==> v36 <==
## mult16_top
module mult16_top (
  input         clk,
  input  [15:0] a,
  input  [15:0] b,
  output [31:0] p
);
Settings: LEC_CHECK=0, CAP_MARGIN=35, CORE_MARGIN=2, CORE_UTILIZATION=72, CTS_CLUSTER_DIAMETER=103, PLACE_DENSITY_LB_ADDON=0.3, SETUP_SLACK_MARGIN=1.71, SLEW_MARGIN=20; clock period 11.4 ns.
run.sh (not shown) runs the stock make flow with config.mk's settings and CLKGATE_MAP_FILE=.
==> inputs of v14, as changes to v36 <==
==> flow/config.mk (replaced) <==
export PLATFORM = sky130hd
export DESIGN_NAME = mult16_top
export DESIGN_NICKNAME = mult16_top
export VERILOG_FILES = /design/flow/design.v
export SDC_FILE = /design/flow/constraint.sdc
export NUM_CORES = 4
export LEC_CHECK = 0
export CAP_MARGIN = 20
export CORE_MARGIN = 2
export CORE_UTILIZATION = 72
export PLACE_DENSITY = 0.65
export SETUP_SLACK_MARGIN = 0.58
export SLEW_MARGIN = 20
==> flow/constraint.sdc (replaced) <==
create_clock -name core_clock -period 3.75 [get_ports {clk}]
set_input_delay 0.7500 -clock core_clock [delete_from_list [all_inputs] [get_ports {clk}]]
set_output_delay 0.7500 -clock core_clock [all_outputs]
set_load 0.01 [all_outputs]
==> inputs of v5, as changes to v36 <==
==> flow/config.mk (replaced) <==
export PLATFORM = sky130hd
export DESIGN_NAME = mult16_top
export DESIGN_NICKNAME = mult16_top
export VERILOG_FILES = /design/flow/design.v
export SDC_FILE = /design/flow/constraint.sdc
export NUM_CORES = 4
export LEC_CHECK = 0
export CAP_MARGIN = 20
export CORE_MARGIN = 2
export CORE_UTILIZATION = 40
export SETUP_SLACK_MARGIN = 4.25
export SLEW_MARGIN = 20
==> flow/constraint.sdc (replaced) <==
create_clock -name core_clock -period 14.2 [get_ports {clk}]
set_input_delay 2.8400 -clock core_clock [delete_from_list [all_inputs] [get_ports {clk}]]
set_output_delay 2.8400 -clock core_clock [all_outputs]
set_load 0.01 [all_outputs]
==> comparison <==
- Between v36 and v5, the lower hold slack is in v36 (gap 0.063 ns).
- Wire length: v5 is smaller than v14 (27%).
- First-iteration DRC count, lowest first: v5, v36, v14.
- Of v36 and v14, v14 has the higher via count (gap 5.7%, measured against v14).
- v5 completed with no timing, DRC or antenna violations. v36 completed and failed the layout checks on setup timing. v14 completed and failed the layout checks on setup timing.
- The highest sequential share of layout area belongs to v5, the lowest to v14.
- Between v36 and v5, the lower register-to-register slack is in v36 (gap 2.9 ns).


==> job 4606 <==
Starting RTL as in the previous note.
export LEC_CHECK = 0
export ABC_AREA = 1
export CAP_MARGIN = 20
export CORE_MARGIN = 2
export CORE_UTILIZATION = 70
export PLACE_DENSITY_LB_ADDON = 0.11
export SETUP_SLACK_MARGIN = 1.11
export SLEW_MARGIN = 20
create_clock -name core_clock -period 3.75 [get_ports {clk}]
==> inputs of job 1146, as changes to job 4606 <==
Settings changed: ABC_AREA 1 to unset, CORE_UTILIZATION 70 to 40, CTS_CLUSTER_SIZE set to 100, PLACE_DENSITY_LB_ADDON 0.11 to unset, SETUP_SLACK_MARGIN 1.11 to unset, TNS_END_PERCENT set to 20.
==> flow/constraint.sdc (replaced) <==
create_clock -name core_clock -period 15.0 [get_ports {clk}]
set_input_delay 3.0000 -clock core_clock [delete_from_list [all_inputs] [get_ports {clk}]]
set_output_delay 3.0000 -clock core_clock [all_outputs]
set_load 0.01 [all_outputs]
==> inputs of job 7078, as changes to job 4606 <==
Settings changed: CORE_UTILIZATION 70 to 72, PLACE_DENSITY_LB_ADDON 0.11 to 0.14, SETUP_SLACK_MARGIN 1.11 to unset.
==> flow/constraint.sdc (replaced) <==
create_clock -name core_clock -period 9.28 [get_ports {clk}]
set_input_delay 1.8560 -clock core_clock [delete_from_list [all_inputs] [get_ports {clk}]]
set_output_delay 1.8560 -clock core_clock [all_outputs]
set_load 0.01 [all_outputs]
==> comparison <==
- Job 4606 reached the layout checks and failed them: setup timing. Job 1146 finished with timing, DRC and antenna clean. Job 7078 finished but fails on setup timing.
- The highest die area belongs to job 1146, the lowest to job 7078.
- Setup slack, lowest first: job 4606, job 7078, job 1146.
- Between job 1146 and job 7078, the lower non-clock buffer count is in job 1146 (gap 49).
- Of job 4606 and job 7078, job 4606 has the higher count of clock-buffer cells in the layout (gap 1).
- In flip-flop count, job 4606 and job 1146 do not differ.
- Between job 7078 and job 1146, the lower synthesized area is in job 1146 (gap 4.1%, measured against job 1146).
==> figures <==
| item | job 4606 | job 1146 | job 7078 |
|---|---|---|---|
| Result of the run | failed layout checks | complete, no violations | failed layout checks |
| Violated checks | setup timing | - | setup timing |
| Post-route setup slack | -8862 ps | 940.2 ps | -3217 ps |
| Routing usage on met2 | 0.4401 | 0.2351 | 0.4669 |
| Netlist area before placement | 8023 sq um | 7706 sq um | 8023 sq um |
| Yosys cell count | 733 | 674 | 733 |
| Core Util, Final | 0.8255 | 0.4552 | 0.8264 |
| Buffer share of cell area | 0.1208 | 0.07474 | 0.1130 |
| Yosys top cell by instances | sky130_fd_sc_hd__nand2_1 | sky130_fd_sc_hd__fa_1 | sky130_fd_sc_hd__nand2_1 |
| Simple-Gate Area Share | 0.1204 | 0.1388 | 0.1204 |
| Met3 Wirelength | 464 microns | 359 microns | 524 microns |
| Via count of the first global-routing pass | 5496 | 4992 | 5483 |
| Pin count of the biggest net entering global routing | 15 | 17 | 17 |
| Wire length of the first global-routing pass | 23.34 mm | 21.64 mm | 23.38 mm |


==> inputs of run a <==
mult16_top again, from the RTL that the note above started with.
==> flow/config.mk <==
export PLATFORM = sky130hd
export DESIGN_NAME = mult16_top
export DESIGN_NICKNAME = mult16_top
export VERILOG_FILES = /design/flow/design.v
export SDC_FILE = /design/flow/constraint.sdc
export NUM_CORES = 4
export LEC_CHECK = 0
export CAP_MARGIN = 25
export CELL_PAD_IN_SITES_DETAIL_PLACEMENT = 2
export CORE_ASPECT_RATIO = 0.72
export CORE_MARGIN = 2
export CORE_UTILIZATION = 30
export MAX_ROUTING_LAYER = met4
export MIN_ROUTING_LAYER = met2
export PLACE_DENSITY_LB_ADDON = 0.26
export SETUP_SLACK_MARGIN = 4.38
export SLEW_MARGIN = 20
==> flow/constraint.sdc <==
create_clock -name core_clock -period 15.0 [get_ports {clk}]
set_input_delay 3.0000 -clock core_clock [delete_from_list [all_inputs] [get_ports {clk}]]
set_output_delay 3.0000 -clock core_clock [all_outputs]
set_load 0.01 [all_outputs]
==> run b (differences from run a) <==
==> flow/config.mk (replaced) <==
export PLATFORM = sky130hd
export DESIGN_NAME = mult16_top
export DESIGN_NICKNAME = mult16_top
export VERILOG_FILES = /design/flow/design.v
export SDC_FILE = /design/flow/constraint.sdc
export NUM_CORES = 4
export LEC_CHECK = 0
export CAP_MARGIN = 20
export CORE_MARGIN = 2
export CORE_UTILIZATION = 40
export SLEW_MARGIN = 20
==> flow/constraint.sdc (replaced) <==
create_clock -name core_clock -period 14.2 [get_ports {clk}]
set_input_delay 2.8400 -clock core_clock [delete_from_list [all_inputs] [get_ports {clk}]]
set_output_delay 2.8400 -clock core_clock [all_outputs]
set_load 0.01 [all_outputs]
==> summary of the runs <==
Run b completed without violations. Run a went through all stages and came out clean. The first-iteration DRC count of run a is 2.5 times that of run b. Against run b, the maximum frequency of run a is higher by about 8%. In synthesized area, run b and run a do not differ. Clock-buffer cell count is the same in run a and run b. In run b the clock skew is higher than in run a, by 0.00097 ns. In run a the hold slack is higher than in run b, by 0.22 ns. Between run a and run b, the lower final area is in run b (gap 2.7%, measured against run b). Between run b and run a, the lower register-to-register slack is in run b (gap 1.9 ns). Against run b, the routed wire length of run a is higher by about 50%.


==> try-zinc <==
Starting RTL as in the previous note.
Design mult16_top, start of the top module:
module mult16_top (
  input         clk,
  input  [15:0] a,
  input  [15:0] b,
  output [31:0] p
);
clock: 12.2 ns
lec_check: 0
cap_margin: 20
core_margin: 2
core_utilization: 72
cts_cluster_diameter: 96
place_density_lb_addon: 0.06
slew_margin: 20
==> try-pepper: changes against try-zinc <==
--- a/flow/config.mk
+++ b/flow/config.mk
@@ -9,5 +9,3 @@
 export CORE_MARGIN = 2
-export CORE_UTILIZATION = 72
-export CTS_CLUSTER_DIAMETER = 96
-export PLACE_DENSITY_LB_ADDON = 0.06
+export CORE_UTILIZATION = 63
 export SLEW_MARGIN = 20
==> flow/constraint.sdc (replaced) <==
create_clock -name core_clock -period 5.59 [get_ports {clk}]
set_input_delay 1.1180 -clock core_clock [delete_from_list [all_inputs] [get_ports {clk}]]
set_output_delay 1.1180 -clock core_clock [all_outputs]
set_load 0.01 [all_outputs]
==> notes <==
- try-zinc reached the layout checks and failed them: negative setup slack. try-pepper finished with negative setup slack left.
- In try-pepper the die size is larger than in try-zinc, by about 14%.
- Of try-pepper and try-zinc, try-zinc has the higher setup slack (gap 6.6 ns).
- In try-pepper the register-to-register slack is lower than in try-zinc, by 6.6 ns.
- Sequential share of layout area: try-zinc is higher than try-pepper (0.71 points).
- Between try-pepper and try-zinc, the lower routed wire length is in try-pepper (gap about 2%, measured against try-zinc).
- Of try-zinc and try-pepper, try-zinc has the higher clock skew (gap 0.00061 ns).
- Global-route usage: try-pepper is lower than try-zinc (2.8 points).


==> run D <==
Starting RTL as in the previous note.
clock: 7.91 ns
lec_check: 0
abc_area: 1
cap_margin: 40
cell_pad_in_sites_detail_placement: 0
cell_pad_in_sites_global_placement: 2
core_aspect_ratio: 1.44
core_margin: 3
core_utilization: 59
gpl_routability_driven: 0
hold_slack_margin: 0.13
max_routing_layer: met5
slew_margin: 5
==> run Y: changes against run D <==
==> flow/config.mk (replaced) <==
export PLATFORM = sky130hd
export DESIGN_NAME = mult16_top
export DESIGN_NICKNAME = mult16_top
export VERILOG_FILES = /design/flow/design.v
export SDC_FILE = /design/flow/constraint.sdc
export NUM_CORES = 4
export LEC_CHECK = 0
export ABC_AREA = 0
export CAP_MARGIN = 40
export CELL_PAD_IN_SITES_DETAIL_PLACEMENT = 0
export CORE_ASPECT_RATIO = 1.44
export CORE_MARGIN = 2
export CORE_UTILIZATION = 68
export MAX_ROUTING_LAYER = met5
export SLEW_MARGIN = 20
==> flow/constraint.sdc (replaced) <==
create_clock -name core_clock -period 12.0 [get_ports {clk}]
set_input_delay 2.4000 -clock core_clock [delete_from_list [all_inputs] [get_ports {clk}]]
set_output_delay 2.4000 -clock core_clock [all_outputs]
set_load 0.01 [all_outputs]
==> run P: changes against run D <==
==> flow/config.mk (replaced) <==
export PLATFORM = sky130hd
export DESIGN_NAME = mult16_top
export DESIGN_NICKNAME = mult16_top
export VERILOG_FILES = /design/flow/design.v
export SDC_FILE = /design/flow/constraint.sdc
export NUM_CORES = 4
export LEC_CHECK = 0
export ABC_AREA = 1
export CAP_MARGIN = 20
export CORE_MARGIN = 2
export CORE_UTILIZATION = 68
export SLEW_MARGIN = 20
==> flow/constraint.sdc (replaced) <==
create_clock -name core_clock -period 21.7 [get_ports {clk}]
set_input_delay 4.3400 -clock core_clock [delete_from_list [all_inputs] [get_ports {clk}]]
set_output_delay 4.3400 -clock core_clock [all_outputs]
set_load 0.01 [all_outputs]
==> comparison <==
The lowest cell count belongs to run Y, the highest to run D.
Register-to-register slack: run D < run Y < run P.
The highest count of clock-buffer cells in the layout belongs to run D, the lowest to run Y.
Run D reached the layout checks and failed them: negative setup slack. Run Y finished with negative setup slack left. Run P finished clean.
==> figures <==
item                                               run P                       run D                       run Y
Outcome                         timing/DRC/antenna clean  complete, but fails checks  complete, but fails checks
Layout check failures                                  -        negative setup slack        negative setup slack
Clock buffers                                         12                          13                          11
Maximum fanout along the worst path                   16                           5                           4
Launch point of the critical path                 b_r[0]                      b_r[0]                     a_r[14]
Placement Cell Area                        0.008160 mm^2               0.008675 mm^2               0.008378 mm^2
Crit path setup slack, layout                    7572 ps                    -4566 ps                   -586.5 ps
Core footprint                              0.01147 mm^2                0.01314 mm^2                0.01105 mm^2
Critical hold path startpoint                     a_r[0]                      a_r[0]                      b_r[0]
Final HPWL from detailed placement               9973 um                    11420 um                    10950 um
Top achievable clock speed                   0.07078 GHz                 0.08015 GHz                 0.07945 GHz
Number of cells on the critical path                  36                          36                          35
Top cell type's share of synthesized area         0.5590                      0.5590                      0.5819


==> trial 24: inputs <==
mult16_top again, from the RTL that the note above started with.
export LEC_CHECK = 0
export ABC_AREA = 0
export CAP_MARGIN = 20
export CELL_PAD_IN_SITES_GLOBAL_PLACEMENT = 1
export CORE_ASPECT_RATIO = 0.85
export CORE_MARGIN = 2
export CORE_UTILIZATION = 56
export CTS_CLUSTER_DIAMETER = 103
export CTS_CLUSTER_SIZE = 78
export GPL_ROUTABILITY_DRIVEN = 0
export GPL_TIMING_DRIVEN = 1
export HOLD_SLACK_MARGIN = -0.07
export MAX_ROUTING_LAYER = met4
export MIN_ROUTING_LAYER = met2
export PLACE_DENSITY = 0.54
export SETUP_SLACK_MARGIN = 1.57
export SLEW_MARGIN = 20
export TNS_END_PERCENT = 35
create_clock -name core_clock -period 11.4 [get_ports {clk}]
==> build 9: changes against trial 24 <==
Settings changed: ABC_AREA 0 to 1, CELL_PAD_IN_SITES_GLOBAL_PLACEMENT 1 to unset, CORE_ASPECT_RATIO 0.85 to unset, CORE_UTILIZATION 56 to 72, CTS_CLUSTER_DIAMETER 103 to unset, CTS_CLUSTER_SIZE 78 to unset, GPL_ROUTABILITY_DRIVEN 0 to unset, GPL_TIMING_DRIVEN 1 to unset, HOLD_SLACK_MARGIN -0.07 to unset, MAX_ROUTING_LAYER met4 to unset, MIN_ROUTING_LAYER met2 to unset, PLACE_DENSITY 0.54 to unset, PLACE_DENSITY_LB_ADDON set to 0.14, SETUP_SLACK_MARGIN 1.57 to unset, TNS_END_PERCENT 35 to unset.
==> flow/constraint.sdc (replaced) <==
create_clock -name core_clock -period 9.75 [get_ports {clk}]
set_input_delay 1.9500 -clock core_clock [delete_from_list [all_inputs] [get_ports {clk}]]
set_output_delay 1.9500 -clock core_clock [all_outputs]
set_load 0.01 [all_outputs]
==> build 87: changes against trial 24 <==
Settings changed: ABC_AREA 0 to unset, CAP_MARGIN 20 to 0, CELL_PAD_IN_SITES_GLOBAL_PLACEMENT 1 to unset, CORE_ASPECT_RATIO 0.85 to unset, CORE_UTILIZATION 56 to 72, CTS_CLUSTER_SIZE 78 to unset, GPL_ROUTABILITY_DRIVEN 0 to unset, GPL_TIMING_DRIVEN 1 to unset, HOLD_SLACK_MARGIN -0.07 to unset, MAX_ROUTING_LAYER met4 to unset, MIN_ROUTING_LAYER met2 to unset, PLACE_DENSITY 0.54 to 0.39, SETUP_SLACK_MARGIN 1.57 to 1.69, TNS_END_PERCENT 35 to unset.
==> comparison table <==
quantity                                                                                  trial 24                  build 87                   build 9
Result of the run                                                         finished with violations  finished with violations  finished with violations
Reasons for failing layout checks                                             negative setup slack      negative setup slack      negative setup slack
Number of nets in the synthesized netlist                                                      947                       947                      1006
Detailed-route via count                                                                      5837                      4663                      4876
Combinational share of cell area                                                             65.9%                     67.7%                     64.9%
Post-Syn Area                                                                           7710 sq um                7710 sq um                8020 sq um
Number of nets at the end of the flow                                                         1010                      1009                      1064
Later-pin clock latency in the skew report                                                 0.35 ns                   0.37 ns                   0.38 ns
Iteration tally of the first detailed-router pass                                               41                         4                         5
Met3 Wirelength                                                                            4.01 mm                    392 um                    432 um
Crit path DAT                                                                             12.84 ns                  12.70 ns                  12.75 ns
Number of buffers outside the clock class in the layout                                         95                        94                       111
Number of violations reported at the end of detailed-routing iteration 0                       420                        92                       181
Worst slew margin relative to its limit                                                      58.3%                     54.7%                     55.0%
Number of placement rows                                                                        39                        37                        38
Final cell count without fillers                                                               926                       875                       936
Placement Cell Area                                                                     8470 sq um                8410 sq um                8570 sq um
First-pass GRT wire length                                                                 21.6 mm                   21.9 mm                   23.7 mm
Achievable Freq                                                                         0.0797 GHz                0.0803 GHz                0.0801 GHz
Chip height                                                                                 112 um                    107 um                    110 um
Layout-stage area growth over the synthesis result                                           14.9%                     12.8%                     11.7%
